**flow/run.sh**
```bash
#!/bin/bash
# the make line also repeats each setting of config.mk as NAME=value (left out here)
make -C /OpenROAD-flow-scripts/flow DESIGN_CONFIG=/design/flow/config.mk WORK_HOME=/design/flow/orfs CLKGATE_MAP_FILE= finish
```
**flow/config.mk**
```make
export PLATFORM = sky130hd
export DESIGN_NAME = sig_altmult_add
export DESIGN_NICKNAME = sig_altmult_add
export VERILOG_FILES = /design/flow/design.v
export SDC_FILE = /design/flow/constraint.sdc
export NUM_CORES = 4
export LEC_CHECK = 0
export CAP_MARGIN = 40
export CELL_PAD_IN_SITES_DETAIL_PLACEMENT = 2
export CORE_ASPECT_RATIO = 1.22
export CORE_MARGIN = 3
export CORE_UTILIZATION = 40
export CTS_CLUSTER_SIZE = 48
export GPL_TIMING_DRIVEN = 0
export SLEW_MARGIN = 20
export TNS_END_PERCENT = 40
```
**flow/constraint.sdc**
```tcl
create_clock -name core_clock -period 7.0 [get_ports {clock}]
set_input_delay 1.4000 -clock core_clock [delete_from_list [all_inputs] [get_ports {clock}]]
set_output_delay 1.4000 -clock core_clock [all_outputs]
set_load 0.01 [all_outputs]
```
**flow/design.v**
```verilog
module sig_altmult_add
(
	input signed [15:0] dataa, datab, datac, datad,
	input 		clock, aclr,
	output reg 	[32:0] result
);
	reg signed	[15:0] dataa_reg, datab_reg, datac_reg, datad_reg;
	reg signed	[31:0] mult0_result, mult1_result;
	always @ (posedge clock or posedge aclr) begin
    	if (aclr) begin
			dataa_reg <= {16{1'b0}};
			datab_reg <= {16{1'b0}};
			datac_reg <= {16{1'b0}};
			datad_reg <= {16{1'b0}};
			mult0_result <= {32{1'b0}};
			mult1_result <= {32{1'b0}};
			result <= {33{1'b0}};
		end
		else begin
			dataa_reg <= dataa;
			datab_reg <= datab;
			datac_reg <= datac;
			datad_reg <= datad;
			mult0_result <= dataa_reg * datab_reg;
			mult1_result <= datac_reg * datad_reg;
			result <= mult0_result + mult1_result;
		end
	end
endmodule
```
==> results of run 1 <==
[layout make-up]
cell class / count / area (µm²) / area share, %
buffer: 73 / 439 / 1.52
timing repair buffer: 130 / 1240 / 4.30
antenna: 3 / 7.51 / 0.0260
inverter: 617 / 2330 / 8.07
multi-input combinational: 1742 / 19100 / 66.3
clock inverter: 15 / 185 / 0.642
tap: 824 / 1030 / 3.57
sequential: 161 / 4080 / 14.1
clock buffer: 17 / 425 / 1.47
[per-layer routing]
| metal | vias to the layer above | global-route usage, % | part of all wire (%) |
|---|---|---|---|
| li1 | 8076 | - | - |
| met5 | - | 0 | 0.019 |
| met2 | 1716 | 60.9 | 48 |
| met4 | 4 | 29.6 | 11 |
| met3 | 882 | 7.58 | 8.0 |
| met1 | 11200 | 35.6 | 33 |
[timing repair]
item                                    CTS  global route
hold buffers                              0             0
gates resized                            99           122
endpoints found under the setup margin   24            25
pin swaps                                 7            10
gates cloned                              0             0
setup buffers                             9            22
==> run summary, run 1 <==
Flow results are below.

- The worst setup path is captured at a flop.
- The total die size is 66900 µm², for reference.
- The count of standard-cell rows is 101, for reference.
- Once the floorplan was initialized, standard cells occupied 40.7% of the core.
- Routability-driven placement finished with a final weighted congestion of 0.918.
- The clock passes through at most 2 buffers.
- Listed in order, past its start point the critical path passes clkbuf_2 -> nand2_1 -> fa_1 -> inv_1 -> fa_1 -> fa_1 -> fa_1 -> fa_1 -> inv_1 -> fa_1 -> inv_1 -> ha_2 -> a211oi_1 -> o21ai_1 -> a31oi_2 -> a21oi_2 -> o41ai_4 -> mux2i_1 -> nand2_1.
- The detailed router's first-iteration violation count is 2087, for reference.
- The endpoint arrival time on the critical path is 7.87 ns, for reference.
- The logs give a warning total of 27.
- The first detailed-routing pass ran for 5 iterations.
- After clock tree synthesis, the clock-pin slew on the worst setup and hold paths is 0.09 ns.
- The aggregate global-route resource usage is 34.9%, for reference.
- The source of the worst register-to-register timing path is datac_reg[8], for reference.
- The tree is rooted in a clkbuf_16.
- Compared with the post-synthesis result, the final layout area differs by 13.0%.
- The setup slack at placement is -0.531 ns, for reference.
- Summing the areas of all xor and xnor instances in the mapped netlist gives 3.05% of the synthesized area.
- In the final report, the number of hold violations comes to 0.
- For this run, the slowest stage of the critical path takes 0.91 ns.
- Per the hold report, the tightest min-delay path originates at mult1_result[0].
- In the final report, the number of endpoints failing setup comes to 21.
- The most common cell in the netlist is inv_1, for reference.
- The worst register-to-register path has a depth of 19.
- The instance count along the most critical hold path is 1, for reference.
- The cell count listed in synth_stat.txt is 2596, for reference.
- Adding up every negative setup slack in the final design gives -5.77 ns.
- The total vias in the final route is 21900, for reference.
- Entering global routing, the biggest net connects 96 pins.
- The number of pins with negative max-slew slack in the final report is 0, for reference.
- The kind of cell with the highest combined delay on the critical path is adder cells, for reference.
- The count of maximum capacitance violations is 0, for reference.
- The number of enable flip-flop cells is 0, for reference.
- The warning tally printed by Yosys for this design is 1.
- Synthesis produced a netlist with a net count of 3383.
- The cell seen most often among critical-path stages is fa_1, for reference.
- The via count of the first global-routing pass is 26100, for reference.
- The synthesized netlist handed to floorplanning was reported with a cell count of 2596.
- For reference, the top cells by count after synthesis are 617 x inv_1, 525 x fa_1, 275 x nand2_1.
- The H-tree depth is 4, for reference.
- The maximum clock frequency is 134 MHz, for reference.
- The port buffer count is 98, for reference.
- The TritonCTS clock tree is done, for reference.
- Counting both buffers and inverters, the worst setup path holds a total of 4.
- In this run the worst setup path begins at datac_reg[8].
- The sum of overflow across all layers after global routing is 0, for reference.
- The clock latency on the worst-skew pair is 0.56 ns, for reference.
- Walking the critical path from launch to capture passes 19 cell instances.
- Measured on the finished design, the core utilization comes to 46.0%.
- After detailed placement, the total cell area comes to 27600 µm².
- Among the non-sequential cells, adder cells take the most area.
- At the pin with the least slew margin, the transition time is 0.762 ns.
- For the worst reg-to-reg path, the endpoint reported by OpenROAD is mult1_result[24].
- The startpoint kind of the worst setup timing path is a flop, for reference.
- The initial antenna violation count was 3.
- The routed design could run at a clock period as short as 7.46 ns.
- The run finished, with violations left.
- After synthesis, the share of flip-flops with an asynchronous set or reset is 100%.
- The portion of synthesized cell area occupied by the leading cell type is 41.2%, for reference.
- Per the detail_route report, routed wire per instance is 36.1 µm.
- The clock drives 161 sinks.
- In this run the horizontal extent of the chip is 235 µm.
- The endpoint of the worst hold path is reported as result[0].
- The flop and latch count out of synthesis is 161, for reference.
- Summing the areas of all compound-gate instances in the mapped netlist gives 6.37% of the synthesized area.
- After legalization and detailed placement, the total HPWL measured 80400 µm.
- Per the synth stats, the flop cell with the highest instance count is dfrtp_1.
- The cell count after placement is 3519, for reference.
- The post-synthesis simple-gate area fraction is 13.6%, for reference.
- Headroom to the max-slew limit came out at 47.9%.
- The part of the cycle the worst path needs is 107%, for reference.
- The worst clock skew is 0.0334 ns, for reference.
- The unique cell type count in the Yosys netlist is 71, for reference.
- Measured against the total synthesized area, the mux share comes to 0.196%.
- Setup repair after global routing could not meet its margin everywhere.
- The worst setup slack after layout is -0.464 ns, for reference.
- Summed over all layers, the routed wires come to 129000 µm.
- The die boundary height is 285 µm, for reference.
- The synthesized area per cell is 9.83 µm², for reference.
- The number of top-level pins is 99, for reference.
- After synthesis, the cell types taking the most area are fa_1 41%, dfrtp_1 16%, ha_1 9.6%, inv_1 9.1%, and2_1 6.0%.
- Per the OpenROAD floorplan log, the area of the core is 62700 µm².
- The endpoint of the most critical setup path is mult1_result[24], for reference.
- The maximum fanout along the worst path is 10, for reference.
- The first global-routing pass estimated 172000 µm of wire.
- The layout checks failed on negative setup slack.
- The synthesized netlist devotes 50.8% of its cell area to adder and majority cells.
- The CTS buffer count is 17, for reference.
- Once detail routing completed, the nets flagged for antenna violations numbered 0.
- The sequential cell area fraction in the yosys report is 15.8%, for reference.
- The type of the worst setup path is reg2reg, for reference.
- The ratio of routed vias to standard cells is 6.12, for reference.
- The count of cells in the finished layout, fillers not included, comes to 3582.
- The net count reported at finish is 3529, for reference.
- The largest area contributor in the netlist is fa_1, for reference.
- The summed instance area of the synthesized netlist is 25500 µm², for reference.
- The cell at the slowest stage of the critical path is fa_1, for reference.
- The worst path required time is 7.40 ns, for reference.
- In the routed design, unresolved DRC markers number 0.
- Yosys reports a chip area of 25500 µm².
- The finished layout cell area is 28900 µm², for reference.
- The total of fill cells in the finished design is 6573, for reference.
- The slack of the worst reg-to-reg path is -0.46 ns, for reference.
- The tightest hold path in the finished design has a slack of 0.482 ns.
- The class of the most critical hold timing path is reg2reg, for reference.
==> run 2, diff against run 1 <==
- ABC_AREA: not set -> 1
- CAP_MARGIN: 40 -> 20
- CELL_PAD_IN_SITES_DETAIL_PLACEMENT: 2 -> not set
- CORE_ASPECT_RATIO: 1.22 -> not set
- CORE_MARGIN: 3 -> 2
- CORE_UTILIZATION: 40 -> 72
- CTS_CLUSTER_DIAMETER: not set -> 206
- CTS_CLUSTER_SIZE: 48 -> 57
- GPL_TIMING_DRIVEN: 0 -> not set
- MAX_ROUTING_LAYER: not set -> met4
- PLACE_DENSITY_LB_ADDON: not set -> 0.01
- clock period: 7.0 -> 5.31 ns (I/O delays scaled with it)
==> run 2 against run 1 <==
Compared with the run above: synthesized area is 10% higher; die size is 39% lower; the run now fails in global routing; synthesized cell count is 39% higher.
==> run summary, run 2 <==
Summary of the current implementation state.

- The fraction of the core area occupied by cells at floorplan is 72.8%, for reference.
- The sum of overflow across all layers after global routing is 3, for reference.
- The proportion of register bits with asynchronous set or reset after synthesis is 100%, for reference.
- For reference, the top cells by count after synthesis are 1070 x inv_1, 1013 x nand2_1, 525 x fa_1.
- The synthesized design contains 0 enable-type register cells.
- The cell at the root of the clock tree is clkbuf_16, for reference.
- The flow stopped in global routing.
- The post-synthesis simple-gate area fraction is 19.6%, for reference.
- The most instantiated flip-flop cell in the synthesis netlist is dfrtp_1, for reference.
- The longest clock path from root to sink contains 2 buffers.
- Per the synthesis report, the adder-cell share of the synthesized area is 46.1%.
- Multiplexer cells account for 0% of the synthesized area.
- After Yosys synthesis, AND-OR and OR-AND compound gates account for 2.39% of the synthesized area.
- The first error in the log reads "[ERROR GRT-0232] Routing congestion too high. Check the congestion heatmap in the GUI".
- Counting every instance in the synthesized netlist gives 3599.
- The weighted congestion at the end of routability-driven global placement is 0.984, for reference.
- The summed instance area of the synthesized netlist is 28100 µm², for reference.
- The H-tree generated during clock tree synthesis spans 4 levels.
- The cell count listed in synth_stat.txt is 3599, for reference.
- The sequential cell area fraction in the yosys report is 14.3%, for reference.
- The die covers 40700 µm².
- During I/O placement, the number of pins put on the boundary was 99.
- After synthesis, the netlist uses 31 different library cells.
- The flow did not finish.
- The count of standard-cell rows is 72, for reference.
- The chip area line in the Yosys stat output reads 28100 µm².
- The horizontal die dimension reported for this design is 202 µm.
- For this run, the number of Yosys warnings is 1.
- The port buffer count is 98, for reference.
- Summed over all routing layers, the global router reports a total usage of 71.3%.
- The main area contributors are fa_1 37%, dfrtp_1 14%, inv_1 14%, nand2_1 14%, ha_1 8.7%.
- The number of clock sinks came to 161.
- Looking at area per cell type in the netlist, the leader is fa_1.
- The CTS buffer count is 17, for reference.
- The cell-mix breakdown from Yosys lists the XOR/XNOR area share as 1.68%.
- The dominant combinational cell family by area after synthesis is adder cells, for reference.
- Per the post-synthesis report, the nets total 4386.
- The most common cell in the netlist is inv_1, for reference.
- The total area inside the core boundary comes to 38600 µm².
- The portion of synthesized cell area occupied by the leading cell type is 37.4%, for reference.
- The die is 202 µm tall.
- Once detailed placement completed, the half-perimeter wirelength came to 67700 µm.
- Per the synth log, the flip-flop and latch total comes to 161.
- The number of hold-repair buffers added at the cts stage is 0, for reference.
- Dividing the synthesized area by the synthesized cell count gives 7.82 µm².
==> run 2: metal layers <==
metal / GRT usage, % / GRT overflow
met1: 74.1 / 0
met2: 86.6 / 1
met3: 53.8 / 0
met4: 60.5 / 2
met5: - / -
==> run 2: per-stage QoR <==
step | setup TNS [ns] | setup WS (ns) | std cells | cell area (µm²) | hold slack, ns
after CTS | -0.718 | -0.149 | 4404 | 33100 | 0.479
after detailed placement | -6.14 | -0.378 | 4324 | 31200 | 0.462
after global placement | -1.20 | -0.184 | 4324 | 31200 | 0.454
after floorplan | -0.361 | -0.0990 | 3599 | 28100 | 0.443
==> run 2: repair_timing <==
action | in CTS
setup buffers | 48
resized | 238
pin swaps | 77
setup endpoints to repair | 36
==> run 3, diff against run 2 <==
- ABC_AREA: 1 -> not set
- CAP_MARGIN: 20 -> 10
- CELL_PAD_IN_SITES_DETAIL_PLACEMENT: not set -> 0
- CTS_CLUSTER_DIAMETER: 206 -> 79
- CTS_CLUSTER_SIZE: 57 -> 35
- GPL_ROUTABILITY_DRIVEN: not set -> 1
- HOLD_SLACK_MARGIN: not set -> -0.05
- MAX_ROUTING_LAYER: met4 -> met5
- MIN_ROUTING_LAYER: not set -> met1
- PLACE_DENSITY: not set -> 0.42
- PLACE_DENSITY_LB_ADDON: 0.01 -> not set
- SETUP_SLACK_MARGIN: not set -> 0.99
- TNS_END_PERCENT: 40 -> not set
- clock period: 5.31 -> 6.08 ns (I/O delays scaled with it)
==> run 3 against run 2 <==
Compared with the run above: the layout now fails its checks (negative setup slack); die size down 9.1%; synthesized cell count down 28%; synthesized area down 9.3%.
==> run summary, run 3 <==
Flow results are below.

- Among cell families on the critical path, the largest total delay comes from adder cells.
- Counting tap cells, the placed design contains a total of 3168 instances.
- The flow measured a signed area growth from synthesis to layout of 19.7%.
- For the pin with the worst max-slew slack, the measured transition is 0.823 ns.
- The met1 layer usage reported by global route is 50.1%, for reference.
- The maximum fanout along the worst path is 6, for reference.
- The cell at the slowest stage of the critical path is fa_1, for reference.
- The violated checks flagged are negative setup slack.
- The dominant combinational cell family by area after synthesis is adder cells, for reference.
- The source of the worst register-to-register timing path is datab_reg[4], for reference.
- The number of buffers and inverters on the critical path is 4, for reference.
- The worst clock skew is 0.0152 ns, for reference.
- Per the gpl log, the routability congestion estimate is 0.926.
- Yosys reported that registers with async set or reset make up 100%.
- The area fraction of the largest cell type after synthesis is 41.2%.
- The placeable core region is 34700 µm², for reference.
- In the final report, the number of hold violations comes to 0.
- The area fraction in xor and xnor cells is 3.05%, for reference.
- Yosys mapped the design onto 71 distinct sky130hd cell types.
- The final count of negative-setup-slack endpoints is 3, for reference.
- On the critical path the data arrives at 6.45 ns.
- Entering global routing, the biggest net connects 162 pins.
- The clock edge transition at the registers on the reported setup and hold paths is 0.07 ns, for reference.
- The global-route met2 utilization is 65.4%, for reference.
- In this run the number of H-tree levels came out at 4.
- The fraction of the core area occupied by cells at floorplan is 73.5%, for reference.
- The nature of the critical path endpoint is a flop, for reference.
- The portion of synthesized area spent on multiplexers is 0.196%.
- The number of nets with antenna violations after detailed routing is 0, for reference.
- Across all checked pins, the minimum headroom to the slew limit is 43.7%.
- In this run the worst setup path begins at datab_reg[4].
- The total of warnings raised by yosys is 1, for reference.
- The worst stage delay on the critical path is 0.75 ns, for reference.
- The largest area contributor in the netlist is fa_1, for reference.
- Yosys reported a register bit count of 161.
- The type of the worst setup path is reg2reg, for reference.
- The global routing stage identified its most utilized layer as met2.
- For reference, the top cells by count after synthesis are 617 x inv_1, 525 x fa_1, 275 x nand2_1.
- The number of pins with negative max-slew slack in the final report is 0, for reference.
- Detailed placement ended at an HPWL of 48400 µm.
- TritonRoute reported its final design rule violation total as 0.
- The worst setup path is launched from a flop.
- Per the post-synthesis report, the number of cells in the design is 2596.
- The fraction of met3 tracks used by global routing is 8.38%, for reference.
- The compound-cell area share of the yosys netlist is 6.37%, for reference.
- The count of standard-cell rows is 68, for reference.
- The first global-routing pass estimated 110000 µm of wire.
- The most instantiated flip-flop cell in the synthesis netlist is dfrtp_1, for reference.
- The count of non-filler cells in the finished layout is 3321, for reference.
- The ratio of routed vias to standard cells is 6.07, for reference.
- The aggregate global-route resource usage is 39.2%, for reference.
- The detailed router's first-iteration violation count is 1838, for reference.
- The first TritonRoute pass finished after 6 iterations.
- The instance count along the most critical hold path is 1, for reference.
- After synthesis, flip-flops and latches occupy 15.8% of the total area.
- The sum of negative setup slack is -0.0315 ns, for reference.
- The synthesized netlist devotes 50.8% of its cell area to adder and majority cells.
- The die span in x is 192 µm, for reference.
- The tree built by TritonCTS fans out to 161 sinks.
- The number of nets in the synthesized netlist is 3383.
- Looking at the hold checks, the worst path lands on result[0].
- The most frequently used library cell after synthesis is inv_1.
- In this run the maximum-capacitance check reported violations numbering 0.
- Summing over every cut layer, the via total after detailed routing is 20200.
- TritonCTS created 17 clock buffers.
- The number of enable flip-flop cells is 0, for reference.
- The depth of the worst register-to-register path is 20, for reference.
- The critical hold path startpoint is mult0_result[0], for reference.
- Walking the worst path, the cells encountered are buf_6 -> buf_6 -> and2_4 -> fa_2 -> fa_1 -> ha_4 -> inv_4 -> fa_1 -> inv_1 -> fa_1 -> fa_1 -> ha_4 -> o21ai_1 -> a211oi_2 -> nand4_1 -> or3_4 -> a21o_1 -> nand4_1 -> nand2_2 -> xnor2_2.
- After detailed routing, the average wire length per cell comes to 22.2 µm.
- The die boundary height is 192 µm, for reference.
- The floorplan report gives the top-level pin count as 99.
- The number of buffers between clock root and the deepest sink is 2, for reference.
- The via count of the first global-routing pass came to 21700.
- The floorplan step defined a die boundary enclosing 37000 µm².
- The TritonCTS clock tree is done, for reference.
- The initial antenna violation count came to 1.
- The cell-mix breakdown from Yosys lists the simple-gate area share as 13.6%.
- The synthesized area per cell is 9.83 µm², for reference.
- For reference, the top cells by area after synthesis are fa_1 41%, dfrtp_1 16%, ha_1 9.6%, inv_1 9.1%, and2_1 6.0%.
- The summed instance area of the synthesized netlist is 25500 µm², for reference.
- The most critical setup path has its endpoint at mult0_result[30].
- The worst setup slack after layout is -0.0154 ns, for reference.
- Per the timing report, the achievable frequency comes out to 164 MHz.
- The worst path required time is 6.44 ns, for reference.
- The destination of the worst register-to-register timing path is mult0_result[30], for reference.
- The synthesized netlist has a Yosys-reported chip area of 25500 µm².
- Setup repair after global routing could not meet its margin everywhere.
- The final wirelength is 73900 µm, for reference.
- Subtracting the final worst setup slack from the clock period gives 6.10 ns.
- The port buffer count is 98, for reference.
- The logic depth of the worst path, buffers included is 20, for reference.
- The part of the cycle the worst path needs is 100%, for reference.
- For this design, Yosys synthesis ends with a cell count of 2596.
- The tree is rooted in a clkbuf_16.
- The slack of the worst reg-to-reg path is -0.02 ns, for reference.
- The flow ran to the end, but the layout failed its checks.
- Counting the fill cells in the layout gives 1585.
- The clock latency on the worst-skew pair is 0.48 ns, for reference.
- By instance count, the cell type seen most on the critical path is fa_1.
- The stage-log warning count is 33, for reference.
- The count of inserted antenna diode cells is 0, for reference.
- In this run the worst hold path is classified as reg2reg.
- The sum of overflow across all layers after global routing is 0, for reference.
- The net count reported at finish is 3640, for reference.
## run 3: through the flow
step / hold WS (ns) / area, µm² / setup WS [ns] / util [%]
final: 0.512 / 30600 / -0.0154 / 88.1
after CTS: 0.512 / 29600 / 0.0691 / 85.2
after floorplan: 0.443 / 26000 / 0.184 / -
after detailed placement: 0.498 / 27800 / -0.199 / 80.2
after global placement: 0.474 / 27800 / 0.0710 / 80.2
after global routing: 0.540 / 30600 / -0.143 / 88.1
## run 3: layout make-up
type	count	area [µm²]	area share, %
Clock buffer	19	443	1.45
Timing Repair Buffer	314	2920	9.57
Tap cell	455	569	1.86
Inverter	617	2330	7.61
Multi-Input combinational cell	1742	20100	65.8
Sequential cell	161	4100	13.4
Clock inverter	13	100	0.327
## run 3: repair_timing
action	CTS	global route
setup endpoints to repair	40	43
gates cloned	0	1
hold buffers	0	0
pin swaps	60	76
resized	164	158
buffers inserted	83	36
## run 3: metal layers
metal,wire (µm),vias up,part of all wire [%]
li1,-,8297,-
met1,25200,10200,34
met2,36700,1253,50
met3,7580,418,10
met4,4360,0,5.9
met5,0,-,0
==> run 4, diff against run 3 <==
- ABC_AREA: not set -> 1
- CAP_MARGIN: 10 -> 0
- CELL_PAD_IN_SITES_DETAIL_PLACEMENT: 0 -> not set
- CTS_CLUSTER_DIAMETER: 79 -> 206
- CTS_CLUSTER_SIZE: 35 -> 79
- GPL_ROUTABILITY_DRIVEN: 1 -> not set
- HOLD_SLACK_MARGIN: -0.05 -> not set
- MAX_ROUTING_LAYER: met5 -> met4
- MIN_ROUTING_LAYER: met1 -> not set
- PLACE_DENSITY: 0.42 -> not set
- PLACE_DENSITY_LB_ADDON: not set -> 0.01
- SETUP_SLACK_MARGIN: 0.99 -> not set
- TNS_END_PERCENT: not set -> 90
- clock period: 6.08 -> 5.33 ns (I/O delays scaled with it)
==> run 4 against run 3 <==
Compared with the run above: the flow now stops in global routing; die size rose by 10%; synthesized area rose by 10%; synthesized cell count grew 39%.
==> run summary, run 4 <==
Summary of the current implementation state.

- The run stopped with a tool error.
- The run ended at global routing.
- The setup slack at placement is -0.298 ns, for reference.
- The tree is rooted in a clkbuf_16.
- The synthesis run shows the most used standard cells to be 1070 x inv_1, 1013 x nand2_1, 525 x fa_1.
- Per the synth stats, the flop cell with the highest instance count is dfrtp_1.
- After Yosys synthesis, full adders, half adders and majority gates account for 46.1% of the synthesized area.
- The report puts the hold buffer count at CTS at 0.
- The post-synthesis simple-gate area fraction is 19.6%, for reference.
- The H-tree depth is 4, for reference.
- Yosys stat counts 3599 cells in the synthesized netlist.
- The synthesized area per cell is 7.82 µm², for reference.
- Yosys attributes the largest share of cell area to fa_1 37%, dfrtp_1 14%, inv_1 14%, nand2_1 14%, ha_1 8.7%.
- The TritonCTS sink count is 161, for reference.
- The die boundary height is 202 µm, for reference.
- The number of buffers between clock root and the deepest sink is 2, for reference.
- Counting flops with a built-in enable in the synthesized netlist gives 0.
- The synthesized netlist devotes 1.68% of its cell area to XOR and XNOR gates.
- Per the post-synthesis report, the number of cells in the design is 3599.
- The sequential cell area fraction in the yosys report is 14.3%, for reference.
- The unique cell type count in the Yosys netlist is 31, for reference.
- The placed cell area is 31200 µm², for reference.
- The count of standard-cell rows is 72, for reference.
- The total of warnings raised by yosys is 1, for reference.
- The fraction of the core area occupied by cells at floorplan is 72.8%, for reference.
- The dominant combinational cell family by area after synthesis is adder cells, for reference.
- The compound-cell area share of the yosys netlist is 2.39%, for reference.
- At floorplan, the net count of the design was reported as 4386.
- The portion of synthesized cell area occupied by the leading cell type is 37.4%, for reference.
- According to the Yosys statistics, the synthesized design has a chip area of 28100 µm².
- As logged by OpenROAD, the buffers inserted on ports number 98.
- The proportion of register bits with asynchronous set or reset after synthesis is 100%, for reference.
- The largest area contributor in the netlist is fa_1, for reference.
- The chip occupies 40700 µm².
- The weighted congestion at the end of routability-driven global placement is 0.989, for reference.
- The number of top-level pins is 99, for reference.
- Per the OpenROAD floorplan log, the width of the die is 202 µm.
- Multiplexer cells account for 0% of the synthesized area.
- The synthesis stats list as the most numerous cell inv_1.
- The summed instance area of the synthesized netlist is 28100 µm², for reference.
- After floorplanning, the core was sized to cover 38600 µm².
- According to the dpl log, the detail-placed design has an HPWL of 66700 µm.
- Counting the buffers created by CTS gives 17.
- The flop and latch count out of synthesis is 161, for reference.
-- run 4: what timing repair did --
item | in CTS
pin swaps | 33
endpoints found under the setup margin | 40
setup buffers | 47
resized | 159
gates cloned | 1
-- run 4: through the flow --
step                      hold slack (ns)  util (%)  instances
after global placement              0.455      80.9       4333
after floorplan                     0.443         -       3599
after detailed placement            0.483      80.9       4333
after CTS                           0.499      85.1       4413
==> run 5, diff against run 4 <==
- ABC_AREA: 1 -> not set
- CAP_MARGIN: 0 -> 20
- CTS_CLUSTER_DIAMETER: 206 -> not set
- CTS_CLUSTER_SIZE: 79 -> 47
- HOLD_SLACK_MARGIN: not set -> -0.05
- SETUP_SLACK_MARGIN: not set -> 1.66
- TNS_END_PERCENT: 90 -> not set
- clock period: 5.33 -> 5.73 ns (I/O delays scaled with it)
==> run 5 against run 4 <==
Compared with the run above: now fails the layout checks on negative setup slack; die size shrank 9.1%; synthesized area shrank 9.3%; synthesized cell count shrank 28%.
==> run summary, run 5 <==
Flow results are below.

- The flow ran to the end, but the layout failed its checks.
- The violated checks flagged are negative setup slack.
- According to the timing report, the data required time at the worst endpoint equals 6.11 ns.
- The time the worst path needs with I/O delays and setup is 6.46 ns, for reference.
- The summed instance area of the synthesized netlist is 25500 µm², for reference.
- Setup repair after global routing could not meet its margin everywhere.
- The count of non-filler cells in the finished layout is 3450, for reference.
- The gate count after technology mapping is 2596, for reference.
- Per STA, the library cell used most along the worst path is fa_1.
- In the final run the clock tree shows a worst skew of 0.0132 ns.
- The die span in x is 192 µm, for reference.
- For this run, the final setup violation count is recorded as 29.
- The part of the cycle the worst path needs is 113%, for reference.
- Yosys mapped the design onto 71 distinct sky130hd cell types.
- The clock edge transition at the registers on the reported setup and hold paths is 0.07 ns, for reference.
- The count of maximum capacitance violations is 0, for reference.
- The warning tally printed by Yosys for this design is 1.
- The first-pass GRT wire length is 121000 µm, for reference.
- Per the OpenROAD floorplan log, the area of the core is 34700 µm².
- The total overflow left after global routing is 0.
- The number of buffers between clock root and the deepest sink is 2, for reference.
- The proportion of register bits with asynchronous set or reset after synthesis is 100%, for reference.
- The sequential cell area fraction in the yosys report is 15.8%, for reference.
- The actual transition at the worst max-transition pin is 0.823 ns, for reference.
- For reference, the critical path is captured by mult1_result[31].
- The most common cell in the netlist is inv_1, for reference.
- In this run the worst setup path begins at datac_reg[15].
- The remaining max-slew budget at the tightest pin is 44.2%, for reference.
- The worst stage delay on the critical path is 0.56 ns, for reference.
- Synthesis produced a netlist with a net count of 3383.
- The worst register-to-register path ends at mult1_result[31].
- The weighted congestion at the end of routability-driven global placement is 0.934, for reference.
- Per the synthesis report, the single largest cell type by area occupies 41.2% of cell area.
- The H-tree was split into 4 levels.
- The final wirelength is 91200 µm, for reference.
- The report lists the cells along the critical path as buf_12 -> buf_16 -> nand2_4 -> inv_2 -> fa_2 -> fa_2 -> fa_1 -> fa_1 -> fa_1 -> inv_1 -> fa_1 -> inv_2 -> ha_4 -> buf_4 -> nor3_1 -> o221a_2 -> a21boi_2 -> buf_6 -> a2111oi_4 -> o31ai_1 -> a21oi_1 -> xnor2_1.
- After Yosys synthesis, AND-OR and OR-AND compound gates account for 6.37% of the synthesized area.
- The instance count along the most critical hold path is 1, for reference.
- Per the synth stats, the flop cell with the highest instance count is dfrtp_1.
- The detailed router's first-iteration violation count is 2796, for reference.
- The slack of the worst reg-to-reg path is -0.73 ns, for reference.
- The detailed-route wire length per cell is 26.4 µm, for reference.
- The initial antenna violation count came to 5.
- The TritonCTS clock tree is done, for reference.
- The TritonCTS sink count is 161, for reference.
- The number of buffers and inverters on the critical path is 7, for reference.
- Per the detail_route report, vias per standard cell equal 6.55.
- The cell count after placement is 3311, for reference.
- The depth of the worst register-to-register path is 22, for reference.
- The endpoint arrival time on the critical path is 6.84 ns, for reference.
- The chip occupies 37000 µm².
- The timing report lists the critical path depth as 22 cells.
- The number of nets with antenna violations after detailed routing is 0, for reference.
- The adder and majority gate portion of the synthesized area is 50.8%, for reference.
- The DRC violation count after routing is 0, for reference.
- Yosys attributes the largest share of cell area to fa_1 41%, dfrtp_1 16%, ha_1 9.6%, inv_1 9.1%, and2_1 6.0%.
- The class of the most critical hold timing path is reg2reg, for reference.
- The die boundary height is 192 µm, for reference.
- The dominant combinational cell family by area after synthesis is adder cells, for reference.
- Once the floorplan was initialized, standard cells occupied 73.5% of the core.
- Entering global routing, the biggest net connects 131 pins.
- The critical hold path startpoint is mult0_result[0], for reference.
- The setup slack at placement is -0.471 ns, for reference.
- The startpoint kind of the worst setup timing path is a flop, for reference.
- The slowest stage of the critical path belongs to the cell fa_2.
- The chip area line of the yosys report is 25500 µm², for reference.
- STA lists the startpoint of the worst register-to-register path as datac_reg[15].
- At the later pin of the worst-skew pair, clock insertion delay measures 0.48 ns.
- The kind of cell with the highest combined delay on the critical path is adder cells, for reference.
- The number of iterations in the first detailed-routing pass is 9, for reference.
- The cell at the root of the clock tree is clkbuf_16, for reference.
- The portion of netlist area occupied by mux cells is 0.196%, for reference.
- The synthesis run shows the most used standard cells to be 617 x inv_1, 525 x fa_1, 275 x nand2_1.
- The synthesis stat section lists a flop and latch total of 161.
- STA classifies the critical path endpoint as a flop.
- The minimum hold slack is 0.502 ns, for reference.
- Once routing completed, OpenROAD measured the worst setup slack at -0.729 ns.
- The maximum clock frequency is 155 MHz, for reference.
- Across all layers, the routed design uses 22600 vias.
- The CTS buffer count is 17, for reference.
- For reference, XOR and XNOR gates occupy 3.05% of the area reported after synthesis.
- The aggregate global-route resource usage is 44.9%, for reference.
- The area added between synthesis and finish is 25.5%, for reference.
- The maximum fanout along the worst path is 5, for reference.
- OpenROAD emitted warnings numbering 33.
- The count of final hold-check violations is 0, for reference.
- The cell count listed in synth_stat.txt is 2596, for reference.
- Counting flops with a built-in enable in the synthesized netlist gives 0.
- The total half-perimeter wirelength after legalization and detailed placement is 51400 µm, for reference.
- The via count of the first global-routing pass is 23700, for reference.
- For hold timing, the worst endpoint is result[0].
- The synthesized area per cell is 9.83 µm², for reference.
- After the last flow step, the layout net total stands at 3762.
- The number of pins with negative max-slew slack in the final report is 0, for reference.
- The count of buffers added on input and output ports is 98.
- 99 I/O pins were placed.
- The largest area contributor in the netlist is fa_1, for reference.
- The cell-mix breakdown from Yosys lists the simple-gate area share as 13.6%.
- The setup path with the least slack is of type reg2reg.
- The initialized floorplan defines 68 standard-cell rows.
- The number of hold-repair buffers added at the cts stage is 0, for reference.
[run 5: timing repair]
item,CTS,global route
endpoints found under the setup margin,50,50
cloned,2,0
pin swaps,131,127
setup buffers,60,38
resized,252,161
[run 5: layer usage]
layer,GRT usage [%],vias to the layer above,share of wire (%)
met1,51.5,10900,31
met3,9.66,926,13
met5,-,-,0
li1,-,8547,-
met2,73.1,2204,46
met4,26.4,0,10
[run 5: layout make-up]
| type | count | area [µm²] |
|---|---|---|
| diodes | 7 | 17.5 |
| well taps | 455 | 569 |
| flip-flops and latches | 161 | 4080 |
| clock inverters | 13 | 148 |
| multi-input cells | 1742 | 20500 |
| fillers | 1206 | 2670 |
| inverters | 617 | 2320 |
| clock buffers | 19 | 443 |
| repair buffers | 436 | 3990 |
[run 5: per-stage QoR]
step | cell area, µm² | setup TNS (ns) | util, %
2_1_floorplan | 26200 | -0.284 | -
3_3_place_gp | 29100 | -1.58 | 83.8
3_5_place_dp | 29100 | -4.43 | 83.8
4_1_cts | 31100 | -1.61 | 89.6
5_1_grt | 32000 | -17.15 | 92.3
6_report | 32000 | -11.55 | 92.3
==> run 6, diff against run 5 <==
- CAP_MARGIN: 20 -> 10
- CELL_PAD_IN_SITES_DETAIL_PLACEMENT: not set -> 0
- CORE_UTILIZATION: 72 -> 71
- CTS_CLUSTER_DIAMETER: not set -> 79
- CTS_CLUSTER_SIZE: 47 -> 35
- GPL_ROUTABILITY_DRIVEN: not set -> 1
- HOLD_SLACK_MARGIN: -0.05 -> not set
- MAX_ROUTING_LAYER: met4 -> met5
- MIN_ROUTING_LAYER: not set -> met1
- PLACE_DENSITY_LB_ADDON: 0.01 -> 0.29
- SETUP_SLACK_MARGIN: 1.66 -> 1.45
- clock period: 5.73 -> 4.94 ns (I/O delays scaled with it)
==> run 6 against run 5 <==
Compared with the run above: the layout fails its checks (max-capacitance violations, max-slew violations, negative setup slack); synthesized area unchanged; global-route usage decreased by 3.8 points; critical path depth increased by 2; sequential cell count unchanged; count of clock-buffer cells in the layout increased by 1; via count decreased by 3.2%; cell count increased by 1.6%; first-iteration DRC count decreased by 13%.
==> run summary, run 6 <==
Flow results are below.

- The TritonCTS sink count is 161, for reference.
- In this run, synthesis produced a sequential element count of 161.
- The time the worst path needs with I/O delays and setup is 6.50 ns, for reference.
- After legalization and detailed placement, the total HPWL measured 53200 µm.
- The instance count along the most critical hold path is 1, for reference.
- STA lists the startpoint of the worst hold path as mult1_result[0].
- The maximum fanout along the worst path is 4, for reference.
- Summed over all routing layers, the global router reports a total usage of 41.1%.
- The largest total area in the synthesized netlist belongs to fa_1.
- The OpenROAD report gives the critical path a data arrival time of 6.89 ns.
- The root buffer cell chosen for the clock tree is clkbuf_16.
- The startpoint kind of the worst setup timing path is a flop, for reference.
- Looking at the cell usage after synthesis, the top flip-flop cell is dfrtp_1.
- Looking at the clock tree report, the maximum root-to-sink buffer count equals 2.
- Synthesis produced a netlist whose cell count is 2596.
- The number of enable flip-flop cells is 0, for reference.
- The first detailed-routing pass ran for 6 iterations.
- Grouping non-sequential cells by family puts the most area in adder cells.
- In this run the critical register-to-register path is captured at mult0_result[26].
- TritonCTS built the clock tree.
- The count of inserted antenna diode cells is 0, for reference.
- The timing report notes that buffer and inverter cells on the critical path total 8.
- The area added between synthesis and finish is 26.3%, for reference.
- Summed over all layers, the routed wires come to 83000 µm.
- The number of nets with antenna violations after detailed routing is 0, for reference.
- The checks that failed were max-capacitance violations, max-slew violations, negative setup slack.
- The endpoint of the most critical setup path is mult0_result[26], for reference.
- The count of maximum capacitance violations is 1, for reference.
- Buffers inserted during clock tree synthesis total 17.
- During I/O placement, the number of pins put on the boundary was 99.
- The sum of overflow across all layers after global routing is 0, for reference.
- The worst stage delay on the critical path is 0.59 ns, for reference.
- Entering global routing, the biggest net connects 101 pins.
- The sequential cell area fraction in the yosys report is 15.8%, for reference.
- The flow ran to the end, but the layout failed its checks.
- The net count reported at finish is 3818, for reference.
- Per the synthesis report, the single largest cell type by area occupies 41.2% of cell area.
- The setup check on the worst reg-to-reg path leaves a slack of -1.56 ns.
- The stage-log warning count is 31, for reference.
- The die boundary height is 194 µm, for reference.
- As logged by OpenROAD, the buffers inserted on ports number 98.
- Per the gpl log, the routability congestion estimate is 0.915.
- The synthesized netlist has a Yosys-reported chip area of 25500 µm².
- In this run, the synthesized area fraction spent on and/or/nand/nor cells is recorded as 13.6%.
- The part of the cycle the worst path needs is 132%, for reference.
- The launch point of the worst path is datab_reg[4], for reference.
- The number of hold-repair buffers added at the cts stage is 0, for reference.
- The remaining max-slew budget at the tightest pin is -16.7%, for reference.
- The summed instance area of the synthesized netlist is 25500 µm², for reference.
- The detailed router finished its first iteration with 2440 violations.
- STA puts the critical path data required time at 5.33 ns.
- The first global-routing pass estimated 120000 µm of wire.
- After floorplanning, the core was divided into 69 placement rows.
- The logic depth of the worst path, buffers included is 24, for reference.
- In the post-synthesis netlist, the cell with the most instances is inv_1.
- The placeable core region is 35500 µm², for reference.
- For hold timing, the worst endpoint is result[0].
- The type of the worst setup path is reg2reg, for reference.
- The source of the worst register-to-register timing path is datab_reg[4], for reference.
- The floorplan step set the die width to 194 µm.
- On the critical path, the stage with the largest delay is an instance of fa_1.
- The count of final hold-check violations is 0, for reference.
- The sum of negative setup slack is -44.69 ns, for reference.
- The via count of the first global-routing pass is 24000, for reference.
- In this design, the critical path's most frequently occurring cell is fa_1.
- Per the detail_route report, routed wire per instance is 23.7 µm.
- Once the floorplan was initialized, standard cells occupied 71.9% of the core.
- The final count of negative-setup-slack endpoints is 44, for reference.
- The placed instances occupy a cell area of 29800 µm².
- The worst setup slack after layout is -1.56 ns, for reference.
- The detailed router placed 21900 vias in this run.
- The final timing report lists clock skew as 0.0146 ns.
- The initial antenna violation count is 1, for reference.
- The H-tree depth is 4, for reference.
- Setup repair after global routing could not meet its margin everywhere.
- The portion of netlist area occupied by mux cells is 0.196%, for reference.
- For reference, the critical path cell chain is buf_4 -> buf_6 -> and2_1 -> fa_1 -> inv_1 -> fa_1 -> fa_2 -> fa_1 -> inv_1 -> fa_1 -> inv_1 -> fa_1 -> inv_1 -> ha_4 -> buf_4 -> nor3_2 -> a211oi_2 -> nand4_1 -> buf_4 -> or3_4 -> a21o_1 -> nand2_1 -> a21oi_2 -> xnor2_1.
- For this run, the share of the core covered by cells in the final layout is 90.9%.
- After Yosys synthesis, AND-OR and OR-AND compound gates account for 6.37% of the synthesized area.
- The nature of the critical path endpoint is a flop, for reference.
- In this build the clock could be raised as far as 154 MHz.
- Per the post-place timing report, worst setup slack is -1.27 ns.
- Per the Yosys statistics, synthesis produced 2596 cells.
- The actual transition at the worst max-transition pin is 1.71 ns, for reference.
- The clock latency on the worst-skew pair is 0.48 ns, for reference.
- Summing the areas of all fa, ha and maj instances in the mapped netlist gives 50.8% of the synthesized area.
- The area fraction in xor and xnor cells is 3.05%, for reference.
- Per the layout report, the design carries 1337 filler cells.
- The depth of the worst register-to-register path is 24, for reference.
- Yosys reports that the most numerous cell types are 617 x inv_1, 525 x fa_1, 275 x nand2_1.
- Broken down by cell family, the worst path's largest delay share belongs to adder cells.
- For this run, the number of Yosys warnings is 1.
- Per the detail_route report, vias per standard cell equal 6.24.
- The DRC violation count after routing is 0, for reference.
- In the Yosys stats the netlist draws on 71 distinct library cells.
- The net count after synthesis is 3383, for reference.
- Per the OpenROAD floorplan log, the area of the die is 37500 µm².
- The proportion of register bits with asynchronous set or reset after synthesis is 100%, for reference.
- The main area contributors are fa_1 41%, dfrtp_1 16%, ha_1 9.6%, inv_1 9.1%, and2_1 6.0%.
- The class of the most critical hold timing path is reg2reg, for reference.
- Max-slew check failures listed in the final report amount to 3.
- After synthesis, the mean cell area works out to 9.83 µm².
- The finished layout cell area is 32200 µm², for reference.
- On the reported timing paths, the clock transition at the registers reads 0.08 ns.
## run 6: area by class of cell
type                    count  area, µm²  area share, %
multi-input cells        1742      20500           63.4
repair buffers            492       4250           13.2
flip-flops and latches    161       4080           12.7
inverters                 617       2320           7.20
well taps                 461        577           1.79
clock buffers              20        457           1.42
clock inverters            12       98.8          0.307
## run 6: metal layers
metal | share of wire (%) | vias up | track usage (%)
met2 | 50 | 1692 | 70.4
met4 | 7.9 | 0 | 22.7
met5 | 0 | - | 0
met3 | 9.9 | 639 | 8.18
li1 | - | 8647 | -
met1 | 32 | 10900 | 49.1
## run 6: metrics by stage
step           cells  hold slack [ns]
2_1_floorplan   2596            0.443
3_3_place_gp    3411            0.473
6_report        3505            0.522
4_1_cts         3484            0.506
3_5_place_dp    3411            0.492
5_1_grt         3505            0.546
## run 6: timing repair
item | in CTS | in global routing
resized | 188 | 125
setup endpoints to repair | 54 | 55
pin swaps | 102 | 97
buffers inserted | 41 | 21
==> run 7, diff against run 6 <==
- CAP_MARGIN: 10 -> 20
- CELL_PAD_IN_SITES_DETAIL_PLACEMENT: 0 -> not set
- CORE_UTILIZATION: 71 -> 72
- CTS_CLUSTER_DIAMETER: 79 -> 58
- CTS_CLUSTER_SIZE: 35 -> 43
- GPL_ROUTABILITY_DRIVEN: 1 -> not set
- MAX_ROUTING_LAYER: met5 -> not set
- MIN_ROUTING_LAYER: met1 -> not set
- PLACE_DENSITY_LB_ADDON: 0.29 -> 0.01
- SETUP_SLACK_MARGIN: 1.45 -> 1.67
- clock period: 4.94 -> 5.92 ns (I/O delays scaled with it)
==> run 7 against run 6 <==
Compared with the run above: critical path type unchanged; fails the layout checks on negative setup slack; setup slack better by 1.2 ns; largest cell class unchanged; maximum frequency rose by 4.0%; highest routed layer unchanged.
==> run summary, run 7 <==
Flow results are below.

- After routing, the total negative slack on setup checks comes to -1.19 ns.
- The synthesized area per cell is 9.83 µm², for reference.
- The instance count along the most critical hold path is 1, for reference.
- The endpoint of the most critical setup path is mult1_result[31], for reference.
- Global routing finished with a remaining overflow of 0.
- The TritonCTS clock tree is done, for reference.
- Walking the worst path, the cells encountered are buf_2 -> and2_1 -> fa_1 -> inv_1 -> fa_1 -> fa_1 -> inv_1 -> fa_1 -> fa_1 -> inv_2 -> fa_1 -> inv_2 -> ha_4 -> a21oi_4 -> o21ai_4 -> a2111oi_4 -> o221ai_4 -> a2111oi_4 -> o31ai_2 -> a21oi_2 -> xnor2_2.
- The startpoint kind of the worst setup timing path is a flop, for reference.
- Entering global routing, the biggest net connects 117 pins.
- According to the floorplan report, the die height is 192 µm.
- The number of buffers and inverters on the critical path is 5, for reference.
- Of the total synthesized cell area, the portion taken by XOR and XNOR cells is 3.05%.
- The post-synthesis simple-gate area fraction is 13.6%, for reference.
- The part of the cycle the worst path needs is 106%, for reference.
- The number of iterations in the first detailed-routing pass is 5, for reference.
- No sink is reached through more buffers than the 2 on the longest clock path.
- Per Yosys stat, the portion of area used by sequential elements is 15.8%.
- Looking at the cell usage after synthesis, the top flip-flop cell is dfrtp_1.
- The floorplan has 68 rows.
- The initial antenna violation count is 1, for reference.
- The ratio of routed vias to standard cells is 6.01, for reference.
- The net count after synthesis is 3383, for reference.
- In this run the horizontal extent of the chip is 192 µm.
- Per the post-route antenna check, the number of violating nets is 0.
- The type of the worst setup path is reg2reg, for reference.
- The dominant combinational cell family by area after synthesis is adder cells, for reference.
- Yosys reports that the most numerous cell types are 617 x inv_1, 525 x fa_1, 275 x nand2_1.
- The launch point of the worst path is datad_reg[5], for reference.
- The compound-cell area share of the yosys netlist is 6.37%, for reference.
- The DRC violation count after routing is 0, for reference.
- The summed instance area of the synthesized netlist is 25500 µm², for reference.
- The area added between synthesis and finish is 22.3%, for reference.
- The routed design could run at a clock period as short as 6.25 ns.
- The minimum hold slack is 0.503 ns, for reference.
- The run finished, with violations left.
- The setup slack at placement is -0.211 ns, for reference.
- In this run the tool buffered the top-level ports with 98 buffer cells.
- The netlist uses 71 different library cells.
- The area fraction of the largest cell type after synthesis is 41.2%.
- Per the detailed placement report, the placed cell area equals 28400 µm².
- The CTS buffer count is 17, for reference.
- The maximum fanout along the worst path is 6, for reference.
- The portion of netlist area occupied by mux cells is 0.196%, for reference.
- The number of hold-repair buffers added at the cts stage is 0, for reference.
- The cell count listed in synth_stat.txt is 2596, for reference.
- The maximum clock frequency is 160 MHz, for reference.
- Per STA, the worst path accumulates the most delay in the family adder cells.
- Ranked by total cell area, the synthesized netlist is headed by fa_1 41%, dfrtp_1 16%, ha_1 9.6%, inv_1 9.1%, and2_1 6.0%.
- The flop and latch count out of synthesis is 161, for reference.
- The cell seen most often among critical-path stages is fa_1, for reference.
- The hold-critical path endpoint is result[0], for reference.
- Per the gpl log, the routability congestion estimate is 0.901.
- The chip area line of the yosys report is 25500 µm², for reference.
- The number of top-level pins is 99, for reference.
- The actual transition at the worst max-transition pin is 0.671 ns, for reference.
- Note, the detailed placer reported a final HPWL of 48300 µm.
- The slowest stage of the critical path is the fa_1 cell.
- Counting flops with a built-in enable in the synthesized netlist gives 0.
- The final count of negative-setup-slack endpoints is 9, for reference.
- Looking at the reg2reg group, the worst path ends at mult1_result[31].
- Setup repair after global routing could not meet its margin everywhere.
- On the reported timing paths, the clock transition at the registers reads 0.07 ns.
- Warnings reported by Yosys during synthesis add up to 1.
- The synthesized design spends more area on one cell type than any other, namely fa_1.
- The cell sitting at the root of the clock tree is a clkbuf_16.
- The count of final hold-check violations is 0, for reference.
- The finished cells cover 31200 µm².
- Counting every instance in the synthesized netlist gives 2596.
- For the worst flop-to-flop path, the logic depth is 21.
- The finished design was reported to have a net count of 3707.
- After the first detailed-routing iteration, the DRC count stood at 1733.
- Dividing the detail-routed wire length by the instance count gives 21.7 µm.
- The launch point of the worst register-to-register path is recorded as datad_reg[5].
- The via count of the first global-routing pass is 21700.
- According to the timing report, the arrival time at the worst endpoint equals 6.63 ns.
- inv_1 is the most common cell in the netlist.
- The synthesized netlist devotes 50.8% of its cell area to adder and majority cells.
- The first global-routing pass estimated 108000 µm of wire.
- The tightest min-delay check is of the reg2reg type.
- The tool flagged a number of max-cap violations equal to 0.
- The worst stage delay on the critical path is 0.53 ns, for reference.
- The stage-log warning count is 33, for reference.
- The aggregate global-route resource usage is 38.4%, for reference.
- Per the detailed-route log, wirelength across all metal layers totals 73600 µm.
- Per the CTS log, the maximum H-tree level is 4.
- Per the OpenROAD timing report, the critical path contains 21 cells.
- The total die size is 37000 µm², for reference.
- The total vias in the final route is 20400, for reference.
- The placeable core region is 34700 µm², for reference.
- The proportion of register bits with asynchronous set or reset after synthesis is 100%, for reference.
- The max-slew check reports its worst relative slack as 55.2%.
- The report lists the violated layout checks as negative setup slack.
- The OpenROAD report gives the critical path a required time of 6.30 ns.
- The critical hold path startpoint is mult0_result[0], for reference.
- The number of pins with negative max-slew slack in the final report is 0, for reference.
- The worst setup slack after layout is -0.331 ns, for reference.
- The worst clock skew is 0.0127 ns, for reference.
- The worst-case reg-to-reg setup slack stands at -0.33 ns.
- STA classifies the critical path endpoint as a flop.
- The skew report gives the latency at the later pin of the worst-skew pair as 0.47 ns.
- The initial utilization of the core area, before any placement, comes to 73.5%.
- The clock net in this run drives a total of 161 sinks.
==> run 7: layout make-up <==
cell class | instances | area [µm²]
tap | 455 | 569
fill | 1466 | 3490
timing repair buffer | 381 | 3440
clock inverter | 14 | 141
multi-input combinational | 1742 | 20200
sequential | 161 | 4090
antenna | 2 | 5.00
inverter | 617 | 2320
clock buffer | 18 | 429
==> run 7: metal layers <==
layer / vias up / part of all wire [%] / global-route usage (%)
li1: 8423 / - / -
met1: 10400 / 35 / 48.0
met2: 1243 / 51 / 65.7
met3: 355 / 9.0 / 7.64
met4: 0 / 5.3 / 15.9
met5: - / 0 / 0
==> run 7: timing repair <==
| action | in CTS | in global routing |
|---|---|---|
| hold endpoints to repair | 0 | 0 |
| gates resized | 174 | 156 |
| pin swaps | 85 | 84 |
| endpoints found under the setup margin | 49 | 49 |
| setup buffers | 78 | 49 |
| gates cloned | 0 | 1 |
==> run 7: through the flow <==
stage	std cells	utilization (%)
2_1_floorplan	2596	-
3_5_place_dp	3227	82.0
6_report	3390	89.9
3_3_place_gp	3227	82.0
5_1_grt	3388	89.9
4_1_cts	3337	87.1
==> run 8, diff against run 7 <==
- CORE_UTILIZATION: 72 -> 65
- CTS_CLUSTER_DIAMETER: 58 -> 36
- CTS_CLUSTER_SIZE: 43 -> 42
- PLACE_DENSITY_LB_ADDON: 0.01 -> not set
- SETUP_SLACK_MARGIN: 1.67 -> 1.44
- clock period: 5.92 -> 4.77 ns (I/O delays scaled with it)
==> run 8 against run 7 <==
Compared with the run above: the layout still fails its checks (negative setup slack); synthesized cell count is the same; worst hold slack lost 0.013 ns; synthesized area is the same; die size grew 11%; sequential share of layout area shrank 0.66 points; via count shrank 3.9%; clock skew grew 0.0010 ns.
==> run summary, run 8 <==
Flow results are below.

- OpenSTA lists the critical path endpoint as mult1_result[25].
- The post-synthesis simple-gate area fraction is 13.6%, for reference.
- The sequential cells in the finished layout cover a total of 4080 µm².
- The top cell type by area accounts for 41.2% of the synthesized area.
- Dividing the detail-routed via count by the number of cells gives 5.46.
- The first global-routing pass estimated 107000 µm of wire.
- The stage logs contain a warning count of 33.
- The commonest cells after synthesis are 617 x inv_1, 525 x fa_1, 275 x nand2_1.
- The number of buffers between clock root and the deepest sink is 2, for reference.
- After filler insertion, the fill cell instance count of the layout stands at 2156.
- The cell-mix breakdown from Yosys lists the compound-gate area share as 6.37%.
- The worst register-to-register path begins at datad_reg[1].
- Data on the critical path is required at its endpoint by 5.18 ns.
- The time the worst path needs with I/O delays and setup is 5.96 ns, for reference.
- The synth_stat.txt file lists the number of cells as 2596.
- The area growth from synthesis to layout is 28.4%.
- The total die size is 40900 µm², for reference.
- The end-of-flow core utilization is 84.6%, for reference.
- The actual transition at the worst max-transition pin is 0.900 ns, for reference.
- The placeable core region is 38700 µm², for reference.
- Global routing finished with a remaining overflow of 0.
- The count of inserted antenna diode cells is 0, for reference.
- The type of the worst setup path is reg2reg, for reference.
- The worst clock skew is 0.0137 ns, for reference.
- The flop and latch count out of synthesis is 161, for reference.
- Summing all multi-input logic gate instances after layout gives 20500 µm².
- Before placement the cells fill 65.9% of the core.
- The count of standard-cell rows is 72, for reference.
- When the netlist entered floorplanning its net count stood at 3383.
- The finished cells cover 32800 µm².
- Global routing consumed, over all layers together, 33.5% of the routing resources.
- The worst setup slack after layout is -1.19 ns, for reference.
- Counting instances, the worst hold path has a depth of 1.
- In this run, CTS created clock tree buffers numbering 17.
- The timing report shows that the slowest cell on the worst path is fa_2.
- Ranked by total cell area, the synthesized netlist is headed by fa_1 41%, dfrtp_1 16%, ha_1 9.6%, inv_1 9.1%, and2_1 6.0%.
- Note that the worst hold path type here is reg2reg.
- On the reported timing paths, the clock transition at the registers reads 0.07 ns.
- The final report lists a non-filler cell total of 3589.
- The initial antenna violation count is 0, for reference.
- Multiplexer cells account for 0.196% of the synthesized area.
- In this run the count of I/O pins placed on the die edge is 99.
- The H-tree was split into 4 levels.
- The pin count of the biggest net entering global routing is 102, for reference.
- The endpoint of the worst hold path is reported as result[0].
- Among all stages on the critical path, the maximum delay recorded is 0.60 ns.
- The TritonCTS sink count is 161, for reference.
- The via count of the first global-routing pass is 21900, for reference.
- Setup repair after global routing could not meet its margin everywhere.
- The proportion of register bits with asynchronous set or reset after synthesis is 100%, for reference.
- The total half-perimeter wirelength after legalization and detailed placement is 49600 µm, for reference.
- STA puts the critical path data arrival time at 6.37 ns.
- The largest area contributor in the netlist is fa_1, for reference.
- The TritonCTS clock tree is done, for reference.
- The destination of the worst register-to-register timing path is mult1_result[25], for reference.
- The launch point of the worst path is datad_reg[1], for reference.
- According to the floorplan report, the die width is 202 µm.
- The gate count after technology mapping is 2596, for reference.
- OpenSTA, run right after detailed placement, puts the worst setup slack at -1.38 ns.
- The sequential cell area fraction in the yosys report is 15.8%, for reference.
- Per the synth stats, the flop cell with the highest instance count is dfrtp_1.
- The clock latency on the worst-skew pair is 0.49 ns, for reference.
- The number of pins with negative max-slew slack in the final report is 0, for reference.
- The count of maximum capacitance violations is 0, for reference.
- The cell count after placement is 3482, for reference.
- The synthesized area per cell is 9.83 µm², for reference.
- During placement, the flow inserted port buffers numbering 98.
- Clock tree synthesis selected as its root buffer the cell clkbuf_16.
- The die boundary height is 202 µm, for reference.
- The checks that failed: negative setup slack.
- The slack of the worst reg-to-reg path is -1.19 ns, for reference.
- Counting flops with a built-in enable in the synthesized netlist gives 0.
- Wires add up to 64800 µm.
- The kind of cell with the highest combined delay on the critical path is adder cells, for reference.
- The DRC violation count after routing is 0, for reference.
- The report puts the cell count of the worst reg-to-reg path at 20.
- The detailed router's first-iteration violation count is 1031, for reference.
- The run finished, with violations left.
- Per the slew report, the remaining headroom to the max-slew limit stands at 39.9%.
- The logic depth of the worst path, buffers included is 20, for reference.
- For reference, the critical path cell chain is buf_4 -> buf_6 -> nand2_1 -> fa_1 -> fa_2 -> fa_2 -> fa_1 -> inv_1 -> fa_2 -> fa_1 -> ha_4 -> a21oi_4 -> o21ai_4 -> a2111oi_4 -> nor2_2 -> o41ai_2 -> buf_4 -> o2111ai_4 -> a21oi_2 -> xnor2_1.
- The number of iterations in the first detailed-routing pass is 5, for reference.
- The last timing report of the flow puts the setup violation total at 44.
- The chip area line of the yosys report is 25500 µm², for reference.
- The number of buffers and inverters on the critical path is 4, for reference.
- STA classifies the critical path startpoint as a flop.
- According to the finish report, the design has a final net count of 3846.
- The nature of the critical path endpoint is a flop, for reference.
- The maximum fanout along the worst path is 4, for reference.
- The most common cell in the netlist is inv_1, for reference.
- Summing over every cut layer, the via total after detailed routing is 19600.
- Among the non-sequential cells, adder cells take the most area.
- The area fraction in xor and xnor cells is 3.05%, for reference.
- The number of nets with antenna violations after detailed routing is 0, for reference.
- Static timing analysis puts the maximum clock frequency at 168 MHz.
- The adder and majority gate portion of the synthesized area is 50.8%, for reference.
- The detailed-route wire length per cell is 18.0 µm, for reference.
- The weighted congestion at the end of routability-driven global placement is 0.892, for reference.
- Before any placement, the netlist area is recorded as 25500 µm².
- The total of warnings raised by yosys is 1, for reference.
- The unique cell type count in the Yosys netlist is 71, for reference.
- After detailed placement, the total cell area comes to 30100 µm².
- Per the final timing report, the hold violations number 0.
- The final timing summary puts the cycle share of the worst path at 125%.
- The critical hold path startpoint is mult1_result[0], for reference.
[run 8: metal layers]
layer | global-route usage, % | vias up | wire (µm)
li1 | - | 8704 | -
met1 | 44.4 | 10100 | 26000
met2 | 56.9 | 606 | 33300
met3 | 5.71 | 156 | 3560
met4 | 10.5 | 0 | 1860
met5 | 0 | - | 0
[run 8: metrics by stage]
step	setup TNS, ns	hold slack (ns)
after global placement	-34.23	0.470
final	-36.60	0.490
after global routing	-43.64	0.504
after detailed placement	-37.81	0.470
after CTS	-32.61	0.493
after floorplan	-19.79	0.443
[run 8: area by class of cell]
class	count	area share, %
clock inverter	12	0.386
sequential	161	12.5
tap	518	1.98
clock buffer	19	1.32
multi-input combinational	1742	62.5
timing repair buffer	520	14.3
inverter	617	7.09
[run 8: repair_timing]
item / 4_1_cts / 5_1_grt
setup buffers: 50 / 26
setup endpoints to repair: 54 / 54
resized: 246 / 112
hold buffers: 0 / 0
pin swaps: 115 / 51
==> run 9, diff against run 8 <==
- ABC_AREA: not set -> 1
- CORE_UTILIZATION: 65 -> 72
- CTS_CLUSTER_DIAMETER: 36 -> 371
- CTS_CLUSTER_SIZE: 42 -> 98
- PLACE_DENSITY: not set -> 0.38
- SETUP_SLACK_MARGIN: 1.44 -> not set
- TNS_END_PERCENT: not set -> 10
- clock period: 4.77 -> 5.73 ns (I/O delays scaled with it)
==> run 9 against run 8 <==
Compared with the run above: synthesized area increased by 10%; critical path type unchanged; maximum frequency grew 3.5%; routed wire length increased by 29%; setup slack improved by 1.2 ns; critical endpoint is now mult0_result[31]; still fails the layout checks on negative setup slack; count of clock-buffer cells in the layout is 1 lower; synthesized cell count is 39% higher; register-to-register slack improved by 1.2 ns; utilization is 3.9 points lower.
==> run summary, run 9 <==
Flow results are below.

- The run finished, with violations left.
- The reasons given for failing layout checks are negative setup slack.
- STA classifies the critical path endpoint as a flop.
- The chip area line of the yosys report is 28100 µm², for reference.
- Among all stages on the critical path, the maximum delay recorded is 0.69 ns.
- The gate count after technology mapping is 3599, for reference.
- The detailed router's first-iteration violation count is 2692, for reference.
- The time the worst path needs with I/O delays and setup is 5.76 ns, for reference.
- The stage-log warning count is 30, for reference.
- The number of buffers and inverters on the critical path is 8, for reference.
- OpenSTA lists the critical path endpoint as mult0_result[31].
- The part of the cycle the worst path needs is 101%, for reference.
- Among the stages of the critical path, the cell type that occurs most often is nand2_1.
- The endpoint arrival time on the critical path is 6.19 ns, for reference.
- The synthesized area per cell is 7.82 µm², for reference.
- TritonCTS built the clock tree.
- The worst register-to-register path ends at mult0_result[31].
- Cells fill 80.7% of the core in the end.
- The most common cell in the netlist is inv_1, for reference.
- The routed design shows a via density per instance of 5.72.
- The number of nets with antenna violations after detailed routing is 0, for reference.
- The clock edge transition at the registers on the reported setup and hold paths is 0.08 ns, for reference.
- The sum of negative setup slack is -0.0299 ns, for reference.
- For this run the aggregate overflow at the end of global routing stands at 0.
- The DRC violation count after routing is 0, for reference.
- The launch point of the worst path is dataa_reg[2], for reference.
- For the pin with the worst max-slew slack, the measured transition is 0.946 ns.
- The total of warnings raised by yosys is 1, for reference.
- The die boundary height is 202 µm, for reference.
- Detailed routing inserted a total of 24300 vias.
- The final timing report lists a hold violation count of 0.
- After Yosys synthesis, full adders, half adders and majority gates account for 46.1% of the synthesized area.
- The via count of the first global-routing pass is 25200, for reference.
- Setup violations remaining at the end of the flow were counted as 1.
- After layout, the worst setup slack is -0.0299 ns.
- The area fraction in xor and xnor cells is 1.68%, for reference.
- The kind of cell with the highest combined delay on the critical path is adder cells, for reference.
- The final max-slew violation count recorded for this run is 0.
- The detailed-route wire length per cell is 19.6 µm, for reference.
- The hold-critical path endpoint is result[0], for reference.
- The class of the most critical hold timing path is reg2reg, for reference.
- The clock reaches the later pin of the worst-skew pair after 0.50 ns.
- The cell count listed in synth_stat.txt is 3599, for reference.
- The post-synthesis simple-gate area fraction is 19.6%, for reference.
- The maximum clock frequency is 174 MHz, for reference.
- Yosys shows that the main logic family after synthesis is adder cells.
- The count of maximum capacitance violations is 0, for reference.
- In this run the most critical hold path is launched from mult1_result[0].
- The area fraction of the largest cell type after synthesis is 37.4%.
- The area added between synthesis and finish is 10.8%, for reference.
- After synthesis, the cell types taking the most area are fa_1 37%, dfrtp_1 14%, inv_1 14%, nand2_1 14%, ha_1 8.7%.
- The final report gives the standard cell area, fillers excluded, as 31200 µm².
- The initial antenna violation count is 1, for reference.
- The number of buffers between clock root and the deepest sink is 2, for reference.
- The placed cell area is 30000 µm², for reference.
- In the post-route report, total wirelength is listed as 83400 µm.
- The tightest hold path in the finished design has a slack of 0.498 ns.
- The aggregate global-route resource usage is 40.6%, for reference.
- The flop and latch count out of synthesis is 161, for reference.
- The number of iterations in the first detailed-routing pass is 6, for reference.
- Entering global routing, the biggest net connects 98 pins.
- The fraction of the core area occupied by cells at floorplan is 72.8%, for reference.
- The total of fill cells in the finished design is 2262, for reference.
- The first global-routing pass estimated 127000 µm of wire.
- Counting flops with a built-in enable in the synthesized netlist gives 0.
## run 9: stage by stage
| step | setup slack [ns] | std cells |
|---|---|---|
| after floorplan | 0.236 | 3599 |
| after CTS | -0.0272 | 4217 |
| after global routing | -0.123 | 4250 |
| final | -0.0299 | 4250 |
| after detailed placement | -0.141 | 4185 |
| after global placement | 0.0575 | 4185 |
## run 9: area by class of cell
type	count	area, µm²	share of cell area, %
timing repair buffer	215	1950	6.25
multi-input combinational	2243	19800	63.5
sequential	161	4090	13.1
inverter	1081	4070	13.1
clock inverter	14	185	0.594
tap	518	648	2.08
clock buffer	18	439	1.41
## run 9: timing repair
action / CTS / global route
gates resized: 10 / 101
endpoints found under the setup margin: 9 / 34
pin swaps: 0 / 9
setup buffers: 0 / 33
## run 9: per-layer routing
metal | part of all wire (%) | up-vias | global-route usage (%)
met5 | 0 | - | 0
met4 | 5.7 | 0 | 18.1
met3 | 12 | 460 | 9.72
met2 | 45 | 1741 | 63.9
met1 | 37 | 11700 | 54.2
li1 | - | 10400 | -
